==> job 4890: inputs <==
// upsample_csc
module upsample_csc (
    input  logic        clk,
    input  logic        resetn,
    input  logic        start,
    output logic        done,
    input  logic [15:0] sram_read_data,
    output logic [15:0] sram_write_data,
    output logic [17:0] sram_address,
    output logic        sram_we_n
);
==> flow/config.mk <==
export PLATFORM = sky130hd
export DESIGN_NAME = upsample_csc
export DESIGN_NICKNAME = upsample_csc
export VERILOG_FILES = /design/flow/design.v
export SDC_FILE = /design/flow/constraint.sdc
export NUM_CORES = 4
export LEC_CHECK = 0
export ABC_AREA = 1
export CAP_MARGIN = 15
export CELL_PAD_IN_SITES_DETAIL_PLACEMENT = 0
export CELL_PAD_IN_SITES_GLOBAL_PLACEMENT = 3
export CORE_ASPECT_RATIO = 1.3
export CORE_MARGIN = 2
export CORE_UTILIZATION = 36
export CTS_CLUSTER_SIZE = 26
export GPL_TIMING_DRIVEN = 0
export PLACE_DENSITY_LB_ADDON = 0.13
export SLEW_MARGIN = 40
==> flow/constraint.sdc <==
create_clock -name core_clock -period 11.0 [get_ports {clk}]
set_input_delay 2.2000 -clock core_clock [delete_from_list [all_inputs] [get_ports {clk}]]
set_output_delay 2.2000 -clock core_clock [all_outputs]
set_load 0.01 [all_outputs]
run.sh (not shown) runs the stock make flow with config.mk's settings and CLKGATE_MAP_FILE=.
==> inputs of job 6193, as changes to job 4890 <==
==> flow/config.mk (replaced) <==
export PLATFORM = sky130hd
export DESIGN_NAME = upsample_csc
export DESIGN_NICKNAME = upsample_csc
export VERILOG_FILES = /design/flow/design.v
export SDC_FILE = /design/flow/constraint.sdc
export NUM_CORES = 4
export LEC_CHECK = 0
export CAP_MARGIN = 20
export CORE_MARGIN = 2
export CORE_UTILIZATION = 14
export PLACE_DENSITY = 0.6
export SLEW_MARGIN = 20
==> flow/constraint.sdc (replaced) <==
create_clock -name core_clock -period 11.1 [get_ports {clk}]
set_input_delay 2.2200 -clock core_clock [delete_from_list [all_inputs] [get_ports {clk}]]
set_output_delay 2.2200 -clock core_clock [all_outputs]
set_load 0.01 [all_outputs]
==> inputs of job 8288, as changes to job 4890 <==
==> flow/config.mk (replaced) <==
export PLATFORM = sky130hd
export DESIGN_NAME = upsample_csc
export DESIGN_NICKNAME = upsample_csc
export VERILOG_FILES = /design/flow/design.v
export SDC_FILE = /design/flow/constraint.sdc
export NUM_CORES = 4
export LEC_CHECK = 0
export CAP_MARGIN = 20
export CORE_MARGIN = 2
export CORE_UTILIZATION = 65
export SLEW_MARGIN = 20
==> flow/constraint.sdc (replaced) <==
create_clock -name core_clock -period 8.62 [get_ports {clk}]
set_input_delay 1.7240 -clock core_clock [delete_from_list [all_inputs] [get_ports {clk}]]
set_output_delay 1.7240 -clock core_clock [all_outputs]
set_load 0.01 [all_outputs]
==> impl_metrics.tcl <==
# place-and-route summary
set metrics [dict create \
    status "finished clean" \
    core_util_floorplan 0.3617 \
    crit_path_max_incr_delay_ns 0.52 \
    detail_route.first_pass.iterations 5 \
    depth_of_the_worst_register_to_register_path 46 \
    met2_wire_length_um 83500 \
    grt_start_max_net_pins 69 \
    areaGrowthSynthToFinish_pct 10.53 \
    ys_seq_frac 0.1801 \
    postLayoutCoreUtil 0.3998 \
]
Source of the figures above: job 4890

==> impl_metrics.tcl <==
# place-and-route summary
set metrics [dict create \
    final.setup.worst_slack_ns -1.896 \
    core_util_floorplan 0.6597 \
    met2_wire_length_um 73090 \
    detail_route.first_pass.iterations 9 \
    ys_seq_frac 0.1814 \
    violations "negative setup slack" \
    crit_path_max_incr_delay_ns 0.54 \
    depth_of_the_worst_register_to_register_path 48 \
    finalSetupViolCount 38 \
    regToRegSetupSlack_ns -1.90 \
    status "finished with violations" \
    areaGrowthSynthToFinish_pct 24.69 \
    grt_start_max_net_pins 137 \
    floorplan_die_area_um2 74980 \
]
Source of the figures above: job 8288

==> impl_metrics.tcl <==
# place-and-route summary
set metrics [dict create \
    crit_path_max_incr_delay_ns 0.56 \
    die_width_um 585.4 \
    depth_of_the_worst_register_to_register_path 50 \
    met2_wire_length_um 60190 \
    grt_start_max_net_pins 98 \
    ys_seq_frac 0.1814 \
    cts_htree_levels 2 \
    status "finished clean" \
    worst-slew-pin-transition_ns 1.136 \
    grt_usage 0.07596 \
]
Source of the figures above: job 6193


========
==> inputs of job 1734 <==
Starting RTL as in the previous note.
clock: 9.18 ns
lec_check: 0
abc_area: 1
cap_margin: 20
core_margin: 2
core_utilization: 72
cts_cluster_size: 99
place_density: 0.43
slew_margin: 20
==> job 685 (differences from job 1734) <==
ABC_AREA = not set   (was 1)
CORE_UTILIZATION = 58   (was 72)
CTS_CLUSTER_SIZE = not set   (was 99)
PLACE_DENSITY = 0.6   (was 0.43)
SETUP_SLACK_MARGIN = -0.44   (was not set)
==> flow/constraint.sdc (replaced) <==
create_clock -name core_clock -period 7.61 [get_ports {clk}]
set_input_delay 1.5220 -clock core_clock [delete_from_list [all_inputs] [get_ports {clk}]]
set_output_delay 1.5220 -clock core_clock [all_outputs]
set_load 0.01 [all_outputs]
==> job 1384 (differences from job 1734) <==
ABC_AREA = not set   (was 1)
CORE_UTILIZATION = 40   (was 72)
CTS_CLUSTER_SIZE = not set   (was 99)
PLACE_DENSITY = 0.6   (was 0.43)
==> flow/constraint.sdc (replaced) <==
create_clock -name core_clock -period 11.0 [get_ports {clk}]
set_input_delay 2.2000 -clock core_clock [delete_from_list [all_inputs] [get_ports {clk}]]
set_output_delay 2.2000 -clock core_clock [all_outputs]
set_load 0.01 [all_outputs]
==> results.txt <==
Implementation results.

The run finished, with violations left. The layout checks failed on setup timing. The number of setup violations in the final report is 68. In the Yosys report, the sequential cells make up between 10% and 20% of the chip area. The multiplexer area fraction after synthesis is ~1.2%.

The number of setup buffers added after CTS is around 59. The post-CTS resize count is 247. The fraction of met2 tracks used by global routing is around three fifths.

The worst-case setup margin in the final layout is -2.343 ns. The clock buffer count from CTS is about 42. On met3, the global router reports a usage of under 10%. The post-synthesis instance area is ~47,000 µm².
That was job 685.
==> results.txt <==
Implementation results.

According to the dpl log, the detail-placed design has an HPWL of 108,400 µm. The floorplan row count is 94. Buffers added to address setup during post-CTS repair amount to roughly 170. The number of cell instances after yosys synthesis is 6,020.

The die covers between 60,000 and 70,000 µm². The flow halted during global routing (5_1_grt). The first error in the log reads "[ERROR GRT-0232] Routing congestion too high. Check the congestion heatmap in the GUI". Yosys reports the multiplexer fraction of the synthesized area as 0.05249%.

The number of flops mapped to enable cells by yosys is 0. The post-CTS resize count is about 240. The run stopped with a tool error. The fraction of met2 tracks used by global routing is 89.13%.

Counting the buffers created by CTS gives 42. TritonCTS reports the number of clock sinks as 343. After synthesis, flip-flops and latches occupy a little under a fifth of the total area. The layer with the highest usage is met2. The post-synthesis instance area is about 48,000 µm².
That was job 1734.
==> results.txt <==
Implementation results.

The run finished with no timing, DRC or antenna violations. Global routing consumed, over all layers together, a little over a fifth of the routing resources. The commonest register cell is sky130_fd_sc_hd__dfrtp_1. For met3 alone, demand over resource in global routing was between 2 and 2.5%. The number of setup violations in the final report is 0. According to the timing report, the arrival time at the worst endpoint equals ~11 ns. The multiplexer area fraction after synthesis is 1.240%.

The end point of the critical path is M1_unit.mult_op_6[30]$_DFFE_PN0P_. Of the synthesized area, sequential elements account for a little under a fifth. The synthesized netlist occupies a cell area of roughly 47,000 µm². Global routing used between 30% and 40% of the available met2 tracks. The clock buffer count from CTS is between 40 and 50. The cell type group with the largest total delay on the critical path is adder cells.
That was job 1384.

========
==> inputs of maple <==
upsample_csc again, from the RTL that the note above started with.
make LEC_CHECK=0 CAP_MARGIN=20 CORE_MARGIN=2 CORE_UTILIZATION=72 PLACE_DENSITY=0.65 SETUP_SLACK_MARGIN=-0.47 SLEW_MARGIN=20 finish   # period 5.93 ns
==> fjord: changes against maple <==
Settings changed: PLACE_DENSITY 0.65 to 0.35, SETUP_SLACK_MARGIN -0.47 to 1.54.
==> flow/constraint.sdc (replaced) <==
create_clock -name core_clock -period 11.0 [get_ports {clk}]
set_input_delay 2.2000 -clock core_clock [delete_from_list [all_inputs] [get_ports {clk}]]
set_output_delay 2.2000 -clock core_clock [all_outputs]
set_load 0.01 [all_outputs]
==> qor summary <==
metric                                                                                  maple                     fjord
Run status                                                          aborted with a tool error   complete, no violations
Stage where the flow stopped                                         global routing (5_1_grt)                         -
Share of synthesized cell area in and-or and or-and compound cells                      14.7%                     14.7%
Post-CTS setup-driven buffer insertion count                                               58                        56
Adder-cell area share of the yosys netlist                                              39.1%                     39.1%
Placed cell areas                                                                0.0570 sq mm              0.0490 sq mm
Number of instances resized during post-cts repair                                        265                       100
CTS Buf Count                                                                              42                        39
Post-synth mux share                                                                    1.24%                     1.24%
Cell area after synthesis                                                        0.0473 sq mm              0.0473 sq mm
Hold-fix buffers at CTS                                                                     0                         0
Worst setup slack before clock tree synthesis                                        -4.80 ns                 0.0938 ns
Cell type contributing the most total cell area after synthesis         sky130_fd_sc_hd__ha_1     sky130_fd_sc_hd__ha_1
Detailed placer's ending HPWL                                                          128 mm                    100 mm
Area fraction in and, or, nand and nor cells after synthesis                            12.7%                     12.7%
Clock sink count                                                                          343                       343
Most common flop cell mapped by yosys                                sky130_fd_sc_hd__dfrtp_1  sky130_fd_sc_hd__dfrtp_1
Routability Congestion                                                                  0.981                     0.961
Number of cells after detailed placement                                                7,044                     6,094

========
==> sierra: inputs <==
Starting RTL as in the previous note.
clock: 8.57 ns
lec_check: 0
cap_margin: 20
core_margin: 2
core_utilization: 58
place_density: 0.6
setup_slack_margin: -0.58
slew_margin: 20
tns_end_percent: 5
==> inputs of garnet, as changes to sierra <==
--- a/flow/config.mk
+++ b/flow/config.mk
@@ -7,8 +7,7 @@
 export LEC_CHECK = 0
 export CAP_MARGIN = 20
 export CORE_MARGIN = 2
-export CORE_UTILIZATION = 58
-export PLACE_DENSITY = 0.6
-export SETUP_SLACK_MARGIN = -0.58
+export CORE_UTILIZATION = 72
+export PLACE_DENSITY = 0.65
+export SETUP_SLACK_MARGIN = -0.47
 export SLEW_MARGIN = 20
-export TNS_END_PERCENT = 5
==> flow/constraint.sdc (replaced) <==
create_clock -name core_clock -period 5.92 [get_ports {clk}]
set_input_delay 1.1840 -clock core_clock [delete_from_list [all_inputs] [get_ports {clk}]]
set_output_delay 1.1840 -clock core_clock [all_outputs]
set_load 0.01 [all_outputs]
==> summary of the runs <==
sierra completed, yet does not pass: negative setup slack. garnet died in 5_1_grt with GRT-0116. Area after synthesis is the same in sierra and garnet. Of garnet and sierra, sierra has the higher die area (gap about 20%, measured against sierra). In synthesized cell count, sierra and garnet do not differ.
==> figures <==
item                                                                             sierra          garnet
Most used standard cell by instance count after synthesis                         inv_1           inv_1
Placed cell areas                                                           54300 sq um     57200 sq um
Die width                                                                   290 microns     260 microns
Number of buffers created by CTS                                                     42              41
Final weighted congestion of routability-driven global placement                  0.955           0.991
Syn Inst Count                                                                     5294            5294
H-tree lvl count                                                                      2               2
Setup Fix Bufs, Post-CTS                                                             22              65
Placed Instances                                                                   6970            7052
Fraction of synthesized cell area taken by the top area cell type                 0.233           0.233
Clock sink count                                                                    343             343
Number of resized instances in the post-cts repair step                              53             254
Multiplexer share of the synthesized area                                        0.0124          0.0124
Core area                                                                   80700 sq um     64700 sq um
Run status                                                              failed layout checks  did not finish
Failing step                                                                          -         5_1_grt
Reasons for failing layout checks                                  negative setup slack               -
Rows                                                                                104              93
Chip footprint                                                              83900 sq um     67800 sq um
Nets at Floorplan                                                                  6567            6567
Core Util at FP                                                                   0.587           0.731
Worst setup timing slack at the placement stage                                -1900 ps        -4930 ps
DPL Wire Length                                                          109000 microns  130000 microns
Die boundary height                                                         290 microns     260 microns

========
==> run R <==
Starting RTL as in the previous note.
Settings: LEC_CHECK=0, CAP_MARGIN=20, CORE_MARGIN=2, CORE_UTILIZATION=72, CTS_CLUSTER_DIAMETER=214, CTS_CLUSTER_SIZE=36, PLACE_DENSITY=0.63, SLEW_MARGIN=20; clock period 8.99 ns.
==> run A (differences from run R) <==
CTS_CLUSTER_DIAMETER = not set   (was 214)
CTS_CLUSTER_SIZE = not set   (was 36)
PLACE_DENSITY = 0.64   (was 0.63)
SETUP_SLACK_MARGIN = 1.54   (was not set)
TNS_END_PERCENT = 10   (was not set)
==> flow/constraint.sdc (replaced) <==
create_clock -name core_clock -period 11.0 [get_ports {clk}]
set_input_delay 2.2000 -clock core_clock [delete_from_list [all_inputs] [get_ports {clk}]]
set_output_delay 2.2000 -clock core_clock [all_outputs]
set_load 0.01 [all_outputs]
==> summary of the runs <==
- Run A finished clean. Run R ended with an error in global routing.
- In synthesized area, run A and run R do not differ.
- Synthesized cell count is the same in run R and run A.
- In die area, run R and run A do not differ.

========
==> job 468: inputs <==
upsample_csc again, from the RTL that the note above started with.
==> flow/config.mk <==
export PLATFORM = sky130hd
export DESIGN_NAME = upsample_csc
export DESIGN_NICKNAME = upsample_csc
export VERILOG_FILES = /design/flow/design.v
export SDC_FILE = /design/flow/constraint.sdc
export NUM_CORES = 4
export LEC_CHECK = 0
export ABC_AREA = 1
export CAP_MARGIN = 5
export CELL_PAD_IN_SITES_DETAIL_PLACEMENT = 0
export CELL_PAD_IN_SITES_GLOBAL_PLACEMENT = 2
export CORE_MARGIN = 7
export CORE_UTILIZATION = 34
export CTS_CLUSTER_DIAMETER = 305
export GPL_ROUTABILITY_DRIVEN = 0
export HOLD_SLACK_MARGIN = -0.05
export MAX_ROUTING_LAYER = met4
export MIN_ROUTING_LAYER = met1
export PLACE_DENSITY_LB_ADDON = 0.15
export SETUP_SLACK_MARGIN = 1.5
export SLEW_MARGIN = 30
export TNS_END_PERCENT = 90
==> flow/constraint.sdc <==
create_clock -name core_clock -period 7.82 [get_ports {clk}]
set_input_delay 1.5640 -clock core_clock [delete_from_list [all_inputs] [get_ports {clk}]]
set_output_delay 1.5640 -clock core_clock [all_outputs]
set_load 0.01 [all_outputs]
==> inputs of job 9639, as changes to job 468 <==
- CELL_PAD_IN_SITES_GLOBAL_PLACEMENT: 2 -> 0
- CORE_MARGIN: 7 -> 2
- CORE_UTILIZATION: 34 -> 60
- CTS_CLUSTER_DIAMETER: 305 -> 55
- GPL_ROUTABILITY_DRIVEN: 0 -> unset
- HOLD_SLACK_MARGIN: -0.05 -> unset
- PLACE_DENSITY: unset -> 0.64
- PLACE_DENSITY_LB_ADDON: 0.15 -> unset
- SETUP_SLACK_MARGIN: 1.5 -> 2.06
- SLEW_MARGIN: 30 -> 0
- TNS_END_PERCENT: 90 -> unset
==> flow/constraint.sdc (replaced) <==
create_clock -name core_clock -period 10.6 [get_ports {clk}]
set_input_delay 2.1200 -clock core_clock [delete_from_list [all_inputs] [get_ports {clk}]]
set_output_delay 2.1200 -clock core_clock [all_outputs]
set_load 0.01 [all_outputs]
==> results.yml <==
# synthesis and place-and-route metrics
sta:
  layout_setup_ws_ns: -1.46
  setup_violations: 58
global_route:
  met2_usage: 0.366
status:
  status: "finished with violations"
  so.violations: "negative setup slack"
That was job 468.
==> results.yml <==
# synthesis and place-and-route metrics
sta:
  setup_violations: 0
  layout_setup_ws_ns: 0.785
  hold_slack_ns: 0.477
status:
  status: "complete, no violations"
global_route:
  met2_usage: 0.580
That was job 9639.

========
==> inputs of 01-15 <==
upsample_csc again, from the RTL that the note above started with.
clock: 11.0 ns
lec_check: 0
cap_margin: 35
cell_pad_in_sites_detail_placement: 2
cell_pad_in_sites_global_placement: 3
core_margin: 2
core_utilization: 64
hold_slack_margin: 0.23
slew_margin: 20
==> 06-08: changes against 01-15 <==
==> flow/config.mk (replaced) <==
export PLATFORM = sky130hd
export DESIGN_NAME = upsample_csc
export DESIGN_NICKNAME = upsample_csc
export VERILOG_FILES = /design/flow/design.v
export SDC_FILE = /design/flow/constraint.sdc
export NUM_CORES = 4
export LEC_CHECK = 0
export CAP_MARGIN = 20
export CELL_PAD_IN_SITES_DETAIL_PLACEMENT = 2
export CELL_PAD_IN_SITES_GLOBAL_PLACEMENT = 2
export CORE_MARGIN = 2
export CORE_UTILIZATION = 22
export GPL_TIMING_DRIVEN = 0
export HOLD_SLACK_MARGIN = -0.01
export SLEW_MARGIN = 10
export TNS_END_PERCENT = 65
==> notes <==
- 06-08 finished clean. 01-15 died in global placement without I/O with GPL-0301.
- Synthesized cell count is the same in 06-08 and 01-15.
- In 01-15 the die size is lower than in 06-08, by about 65%.
- Synthesized area is the same in 01-15 and 06-08.
